Setup of job 101:
// multiplier_logic
module multiplier_logic (
    input  wire        clk,
    input  wire        rst_n,
    input  wire [15:0] a,
    input  wire [15:0] b,
    output reg  [31:0] y
);
Size in the first run: about 340 flip-flops.
clock: 4.5 ns
lec_check: 0
abc_area: 1
cap_margin: 20
cell_pad_in_sites_detail_placement: 1
core_margin: 5
core_utilization: 40
gpl_timing_driven: 0
max_routing_layer: met4
slew_margin: 20
tns_end_percent: 45
run.sh (not shown) runs the stock make flow with config.mk's settings and CLKGATE_MAP_FILE=.
Setup changes, job 101 to job 102
==> flow/config.mk <==
export PLATFORM = sky130hd
export DESIGN_NAME = multiplier_logic
export DESIGN_NICKNAME = multiplier_logic
export VERILOG_FILES = /design/flow/design.v
export SDC_FILE = /design/flow/constraint.sdc
export NUM_CORES = 4
export LEC_CHECK = 0
export CAP_MARGIN = 20
export CORE_MARGIN = 2
export CORE_UTILIZATION = 70
export CTS_CLUSTER_SIZE = 77
export PLACE_DENSITY_LB_ADDON = 0.0
export SETUP_SLACK_MARGIN = 0.54
export SLEW_MARGIN = 20
==> flow/constraint.sdc <==
create_clock -name core_clock -period 1.89 [get_ports {clk}]
set_input_delay 0.3780 -clock core_clock [delete_from_list [all_inputs] [get_ports {clk}]]
set_output_delay 0.3780 -clock core_clock [all_outputs]
set_load 0.01 [all_outputs]
Results
- Job 102 -> job 101: register bit count reported by yosys delta 0, exact match
- The higher summed standard-cell area reported by yosys of job 101 and job 102 is in job 101.
- As of job 102, synthesized instance count had fallen by more than a quarter compared to job 101.
- Job 102 ended with more core utilization before placement than job 101.
- For job 102, the flow was terminated by a tool error in 4_1_cts and produced no final design.
- Taking job 102 over job 101, the synthesized cell area ratio works out to 0.870.
- For the post-synthesis net count, job 102 came in 34% lower than job 101 did.
Setup changes, job 102 to job 103
--- a/flow/config.mk
+++ b/flow/config.mk
@@ -8,7 +8,5 @@
 export CAP_MARGIN = 20
 export CORE_MARGIN = 2
-export CORE_UTILIZATION = 70
-export CTS_CLUSTER_SIZE = 77
-export PLACE_DENSITY_LB_ADDON = 0.0
-export SETUP_SLACK_MARGIN = 0.54
+export CORE_UTILIZATION = 66
+export SETUP_SLACK_MARGIN = -0.28
 export SLEW_MARGIN = 20
==> flow/constraint.sdc <==
create_clock -name core_clock -period 2.9 [get_ports {clk}]
set_input_delay 0.5800 -clock core_clock [delete_from_list [all_inputs] [get_ports {clk}]]
set_output_delay 0.5800 -clock core_clock [all_outputs]
set_load 0.01 [all_outputs]
--- outcome ---
Job 102 got as far as 4_1_cts, where a tool error ended the run. In job 103 the implementation ran to completion but is not tape-out ready, as the final checks report setup timing. Delta (job 103 minus job 102): worst slack after detailed placement grew by 0.63 ns, width of the chip grew by 5.2 um, placed cell count shrank by 7.0%, vertical die dimension grew by about 3%, starting utilization of the core area shrank by 4.1 points. Going from job 102 to job 103, global placer's final weighted congestion now sits lower, die area now sits higher.
Relative to job 103, the following input files were edited for job 104:
--- a/flow/config.mk
+++ b/flow/config.mk
@@ -6,7 +6,8 @@
 export NUM_CORES = 4
 export LEC_CHECK = 0
-export CAP_MARGIN = 20
+export CAP_MARGIN = 15
 export CORE_MARGIN = 2
-export CORE_UTILIZATION = 66
-export SETUP_SLACK_MARGIN = -0.28
-export SLEW_MARGIN = 20
+export CORE_UTILIZATION = 30
+export CTS_CLUSTER_DIAMETER = 243
+export SLEW_MARGIN = 10
+export TNS_END_PERCENT = 30
==> flow/constraint.sdc <==
create_clock -name core_clock -period 4.5 [get_ports {clk}]
set_input_delay 0.9000 -clock core_clock [delete_from_list [all_inputs] [get_ports {clk}]]
set_output_delay 0.9000 -clock core_clock [all_outputs]
set_load 0.01 [all_outputs]
Findings:
Area of all placed cells without fillers sits lower in job 104 than in job 103. Against job 103, violation count after the first detailed-routing iteration in job 104 came out better. Job 104 | stages: all done | timing, DRC, antenna: all pass. s1_1[19] as the worst setup path endpoint was reported by job 103, and s1_5[25] by job 104. Taking job 104 over job 103, the areal power density over the cells ratio works out to 0.68.
--- input diff job 104..job 105 ---
--- a/flow/config.mk
+++ b/flow/config.mk
@@ -6,8 +6,11 @@
 export NUM_CORES = 4
 export LEC_CHECK = 0
+export ABC_AREA = 0
 export CAP_MARGIN = 15
 export CORE_MARGIN = 2
-export CORE_UTILIZATION = 30
-export CTS_CLUSTER_DIAMETER = 243
-export SLEW_MARGIN = 10
-export TNS_END_PERCENT = 30
+export CORE_UTILIZATION = 70
+export CTS_CLUSTER_DIAMETER = 275
+export CTS_CLUSTER_SIZE = 39
+export HOLD_SLACK_MARGIN = -0.07
+export SETUP_SLACK_MARGIN = 0.25
+export SLEW_MARGIN = 20
==> flow/constraint.sdc <==
create_clock -name core_clock -period 2.15 [get_ports {clk}]
set_input_delay 0.4300 -clock core_clock [delete_from_list [all_inputs] [get_ports {clk}]]
set_output_delay 0.4300 -clock core_clock [all_outputs]
set_load 0.01 [all_outputs]
## What came out
- Job 105: it failed with a tool error in 4_1_cts, so there are no final results.
- Job 104 and job 105 ended up with nearly the same synthesized cell count.
- Job 105 vs. job 104: I/O pin count essentially unchanged; total placed cells including tap cells decreased 190.
- Diff job 104..job 105 | share of synthesized area occupied by flip-flops and latches | unchanged
- Routability congestion estimate from global placement ends up higher on job 105.
- Job 105 against job 104: overall die width went down, initial cell density of the core went up, chip area estimate from yosys synthesis did not really move.
- Compared with job 104, job 105 improves die size.
- From job 104 to job 105, distinct cell type count of the synthesized netlist did not move at all.

* * *

The RTL this note starts from:
==> flow/design.v <==
module multiplier_logic (
    input  wire        clk,
    input  wire        rst_n,
    input  wire [15:0] a,
    input  wire [15:0] b,
    output reg  [31:0] y
);
     reg[15:0] a_r1,a_r2,a_r3;
     reg[15:0] b_r1,b_r2,b_r3;
    wire [31:0] pp [0:15];
    assign pp[0] = b[0] ? (a << 0) : 32'd0;
    assign pp[1] = b[1] ? (a << 1) : 32'd0;
    assign pp[2] = b[2] ? (a << 2) : 32'd0;
    assign pp[3] = b[3] ? (a << 3) : 32'd0;
    assign pp[4] = b[4] ? (a << 4) : 32'd0;
    assign pp[5] = b[5] ? (a << 5) : 32'd0;
    assign pp[6] = b[6] ? (a << 6) : 32'd0;
    assign pp[7] = b[7] ? (a << 7) : 32'd0;
	 assign pp[8] = b[8] ? (a << 8) : 32'd0;
    assign pp[9] = b[9] ? (a << 9) : 32'd0;
    assign pp[10] = b[10] ? (a << 10) : 32'd0;
    assign pp[11] = b[11] ? (a << 11) : 32'd0;
    assign pp[12] = b[12] ? (a << 12) : 32'd0;
	 assign pp[13] = b[13] ? (a << 13) : 32'd0;
    assign pp[14] = b[14] ? (a << 14) : 32'd0;
    assign pp[15] = b[15] ? (a << 15) : 32'd0;
	 reg [31:0] s1_0, s1_1, s1_2, s1_3, s1_4, s1_5, s1_6, s1_7;
    reg [31:0] s2_0, s2_1, s2_2, s2_3;
    reg [31:0] s3_0, s3_1;
    reg [31:0] s4;
    always @(posedge clk) begin
        if (!rst_n) begin
		  a_r1 <= 32'd0;a_r2 <= 32'd0;a_r3<= 32'd0;
		  b_r1 <= 32'd0;b_r2 <= 32'd0;b_r3<= 32'd0;
		      s1_0 <= 32'd0;
				s1_1 <= 32'd0;
				s1_2 <= 32'd0;
				s1_3 <= 32'd0;
				s1_4 <= 32'd0;
				s1_5 <= 32'd0;
				s1_6 <= 32'd0;
				s1_7 <= 32'd0;
				s2_0 <= 32'd0;
				s2_1 <= 32'd0;
				s2_2 <= 32'd0;
				s2_3 <= 32'd0;
				s3_0 <= 32'd0;
				s3_1 <= 32'd0;
            y  <= 32'd0;
            s4 <= 32'd0;
        end else begin
		     a_r1<=a;
           a_r2<=a_r1; 
           a_r3<=a_r2; 
			  b_r1<=b;
			  b_r2<=b_r1;
			  b_r3<=b_r2;
            s1_0 <= pp[0] + pp[1];
            s1_1 <= pp[2] + pp[3];
            s1_2 <= pp[4] + pp[5];
            s1_3 <= pp[6] + pp[7];
            s1_4 <= pp[8] + pp[9];
            s1_5 <= pp[10] + pp[11];
            s1_6 <= pp[12] + pp[13];
            s1_7 <= pp[14] + pp[15];
            s2_0 <= s1_0 + s1_1;
            s2_1 <= s1_2 + s1_3;
            s2_2 <= s1_4 + s1_5;
            s2_3 <= s1_6 + s1_7;
				s3_0  <= s2_0 + s2_1;
				s3_1  <= s2_2 + s2_3;
				s4    <= s3_0 + s3_1; 
            y  <= s4;
        end
    end
endmodule
make LEC_CHECK=0 CAP_MARGIN=20 CORE_MARGIN=2 CORE_UTILIZATION=65 SETUP_SLACK_MARGIN=0.39 SLEW_MARGIN=20 finish   # period 2.69 ns
Next try:
Settings changed: ABC_AREA from default to 0, CAP_MARGIN 20 to 0, CORE_UTILIZATION 65 to 70, CTS_CLUSTER_DIAMETER from default to 275, CTS_CLUSTER_SIZE from default to 39, HOLD_SLACK_MARGIN from default to -0.07, SETUP_SLACK_MARGIN 0.39 to 0.25, TNS_END_PERCENT from default to 80.
Clock period 2.69 ns to 2.15 ns, I/O delays scaled along.
After rerunning: With this change the flow ended with an error in clock tree synthesis (4_1_cts); die size goes down by 7.0%; synthesized cell count stays the same; area after synthesis is unchanged.

* * *

== rev 12 ==
Starts from the design.v that is shown in full above.
clock: 2.9 ns
lec_check: 0
cap_margin: 20
core_margin: 2
core_utilization: 65
cts_cluster_size: 43
hold_slack_margin: 0.3
setup_slack_margin: -0.28
slew_margin: 20
tns_end_percent: 5
Rev 12 finished all stages; however, its layout fails the closing checks, the failures being setup timing.
What rev 13 does differently from rev 12 at the input level:
==> flow/config.mk <==
export PLATFORM = sky130hd
export DESIGN_NAME = multiplier_logic
export DESIGN_NICKNAME = multiplier_logic
export VERILOG_FILES = /design/flow/design.v
export SDC_FILE = /design/flow/constraint.sdc
export NUM_CORES = 4
export LEC_CHECK = 0
export ABC_AREA = 0
export CAP_MARGIN = 20
export CORE_MARGIN = 2
export CORE_UTILIZATION = 72
export CTS_CLUSTER_DIAMETER = 393
export CTS_CLUSTER_SIZE = 99
export SETUP_SLACK_MARGIN = 0.5
export SLEW_MARGIN = 20
export TNS_END_PERCENT = 10
==> flow/constraint.sdc <==
create_clock -name core_clock -period 2.13 [get_ports {clk}]
set_input_delay 0.4260 -clock core_clock [delete_from_list [all_inputs] [get_ports {clk}]]
set_output_delay 0.4260 -clock core_clock [all_outputs]
set_load 0.01 [all_outputs]
[summary]
Among rev 12 and rev 13, the run that stopped before the end is rev 13, and it is the only one. Rev 12 finished all stages; however, its layout fails the closing checks, the failures being setup timing. In the tables for rev 13 and rev 12, cell area reported after detailed placement reads higher with rev 13. In rev 13 the post-placement worst setup slack turned out 0.43 ns lower than in rev 12. Taking rev 12 as the reference, in rev 13 die height decreased by about 5% relative to the old numbers; simple logic cell fraction of the synthesized area closely matched the old numbers; count of mapped cells out of synthesis closely matched the old numbers.

* * *

RTL: the design.v shown in full above, as it stands there.
Settings: LEC_CHECK=0, ABC_AREA=0, CAP_MARGIN=20, CELL_PAD_IN_SITES_DETAIL_PLACEMENT=0, CORE_ASPECT_RATIO=0.54, CORE_MARGIN=5, CORE_UTILIZATION=40, GPL_ROUTABILITY_DRIVEN=0, GPL_TIMING_DRIVEN=0, MAX_ROUTING_LAYER=met4, SETUP_SLACK_MARGIN=0.26, SLEW_MARGIN=15, TNS_END_PERCENT=45; clock period 3.66 ns.
The first run produced a clean layout.
Next try:
==> flow/config.mk (replaced) <==
export PLATFORM = sky130hd
export DESIGN_NAME = multiplier_logic
export DESIGN_NICKNAME = multiplier_logic
export VERILOG_FILES = /design/flow/design.v
export SDC_FILE = /design/flow/constraint.sdc
export NUM_CORES = 4
export LEC_CHECK = 0
export CAP_MARGIN = 20
export CORE_MARGIN = 2
export CORE_UTILIZATION = 39
export SLEW_MARGIN = 20
==> flow/constraint.sdc (replaced) <==
create_clock -name core_clock -period 3.82 [get_ports {clk}]
set_input_delay 0.7640 -clock core_clock [delete_from_list [all_inputs] [get_ports {clk}]]
set_output_delay 0.7640 -clock core_clock [all_outputs]
set_load 0.01 [all_outputs]
Outcome: The changed run passed the timing, design-rule and antenna checks. Design area increases by 3.0%. Sequential share of layout area decreases by 0.84 points. Hold slack is better by 9.8 ps. Critical path depth increases by 1. Wire length decreases by 15%. Non-clock buffer count increases by 44. Power increases by 0.39%. First-iteration DRC count decreases by 46%. Worst setup slack is better by 66 ps. Cell count increases by 1.7%.

* * *

RTL: the design.v shown in full above, as it stands there.
make LEC_CHECK=0 CAP_MARGIN=20 CORE_MARGIN=2 CORE_UTILIZATION=40 SLEW_MARGIN=20 finish   # period 4.5 ns
The first run finished with timing, DRC and antenna clean.
Change:
--- a/flow/config.mk
+++ b/flow/config.mk
@@ -8 +8 @@
-export CAP_MARGIN = 20
+export CAP_MARGIN = 5
@@ -10 +10,3 @@
-export CORE_UTILIZATION = 40
+export CORE_UTILIZATION = 65
+export CTS_CLUSTER_DIAMETER = 28
+export SETUP_SLACK_MARGIN = 0.39
==> flow/constraint.sdc (replaced) <==
create_clock -name core_clock -period 2.69 [get_ports {clk}]
set_input_delay 0.5380 -clock core_clock [delete_from_list [all_inputs] [get_ports {clk}]]
set_output_delay 0.5380 -clock core_clock [all_outputs]
set_load 0.01 [all_outputs]
The new run never finished: it broke off in global routing (5_1_grt) with ODB-0269.
Synthesized cell count is unchanged.
Area after synthesis is unchanged.
Die area falls by 38%.

* * *

RTL: the design.v shown in full above, as it stands there.
clock: 2.12 ns
lec_check: 0
abc_area: 0
cap_margin: 20
cell_pad_in_sites_detail_placement: 0
core_margin: 2
core_utilization: 72
cts_cluster_diameter: 211
cts_cluster_size: 85
gpl_routability_driven: 0
min_routing_layer: met1
place_density_lb_addon: 0.21
setup_slack_margin: 0.37
slew_margin: 20
tns_end_percent: 45
The baseline failed in clock tree synthesis (4_1_cts).
Change:
- CELL_PAD_IN_SITES_DETAIL_PLACEMENT: 0 -> not set
- CTS_CLUSTER_DIAMETER: 211 -> 393
- CTS_CLUSTER_SIZE: 85 -> 99
- GPL_ROUTABILITY_DRIVEN: 0 -> not set
- MIN_ROUTING_LAYER: met1 -> not set
- PLACE_DENSITY: not set -> 0.41
- PLACE_DENSITY_LB_ADDON: 0.21 -> not set
- SETUP_SLACK_MARGIN: 0.37 -> not set
- TNS_END_PERCENT: 45 -> 10
- clock period: 2.12 -> 2.13 ns (I/O delays scaled with it)
Result:
- The changed run stopped in global routing (5_1_grt), error GRT-0232
- area after synthesis is unchanged
- die size stays the same
- synthesized cell count stays the same
Change:
- ABC_AREA: 0 -> not set
- CORE_UTILIZATION: 72 -> 40
- CTS_CLUSTER_DIAMETER: 393 -> not set
- CTS_CLUSTER_SIZE: 99 -> not set
- PLACE_DENSITY: 0.41 -> not set
- TNS_END_PERCENT: 10 -> not set
- clock period: 2.13 -> 3.82 ns (I/O delays scaled with it)
Now the flow completed with no timing, DRC or antenna violations.
Synthesized cell count does not change.
Area after synthesis stays the same.
Die area climbs by 78%.

* * *

run 1:
RTL: the design.v shown in full above, as it stands there.
Settings: LEC_CHECK=0, CAP_MARGIN=40, CORE_ASPECT_RATIO=0.61, CORE_MARGIN=2, CORE_UTILIZATION=30, CTS_CLUSTER_DIAMETER=243, GPL_TIMING_DRIVEN=0, HOLD_SLACK_MARGIN=0.13, MIN_ROUTING_LAYER=met1, PLACE_DENSITY_LB_ADDON=0.29, SLEW_MARGIN=40, TNS_END_PERCENT=100; clock period 4.96 ns.
Input-level comparison between run 2 and run 1:
- HOLD_SLACK_MARGIN: 0.13 -> unset
- GPL_TIMING_DRIVEN: 0 -> unset
==> results <==
- Run 1 -> run 2: combinational power decreased by a few percent
- The sequential portion of the cell area on run 2 is in line with that on run 1.
- In run 2, number of nets in the layout is lower than in run 1.
- As far as post-synthesis net count goes, run 1 and run 2 are indistinguishable; the numbers are identical.
- In the final design statistics, run 2 uses fewer standard cells in total than run 1.
- Layout buffer count excluding clock buffers was higher in the run labelled run 1.
- There was hardly any difference in die extent in x between run 2 and run 1.
- Run 2 against run 1: post-route minimum period now smaller, number of global-route vias before repair decreased about 2%, critical path depth has increased.
- Between run 1 and run 2, final area decreased.
> inputs changed (run 2 -> run 3)
- a change of SLEW_MARGIN from 40 to 20
- an added ABC_AREA of 1
- a deleted TNS_END_PERCENT that had been 100
- a deleted CTS_CLUSTER_DIAMETER that had been 243
- a change of CORE_UTILIZATION from 30 to 66
- a deleted MIN_ROUTING_LAYER that had been met1
- a deleted CORE_ASPECT_RATIO that had been 0.61
- a change of CAP_MARGIN from 40 to 15
- an added SETUP_SLACK_MARGIN of 0.53
- a deleted PLACE_DENSITY_LB_ADDON that had been 0.29
- a change of the clock period (ns, I/O delays scaled along) from 4.96 to 2.12
## What came out
Changes observed in run 3 relative to run 2: synthesized-area fraction occupied by and/or/nand/nor cells higher; AND-OR/OR-AND share of the synthesized area lower. The flow ended early for run 3: it failed with a tool error in global routing. The die of run 3 is smaller than the one used in run 2. Run 3 vs run 2 — summed standard-cell area reported by yosys climbed by more than 10%. Relative to run 2, the synthesized cell count of run 3 is higher by 1426.
No activity file was given, so power comes from the tool's default toggle rates.
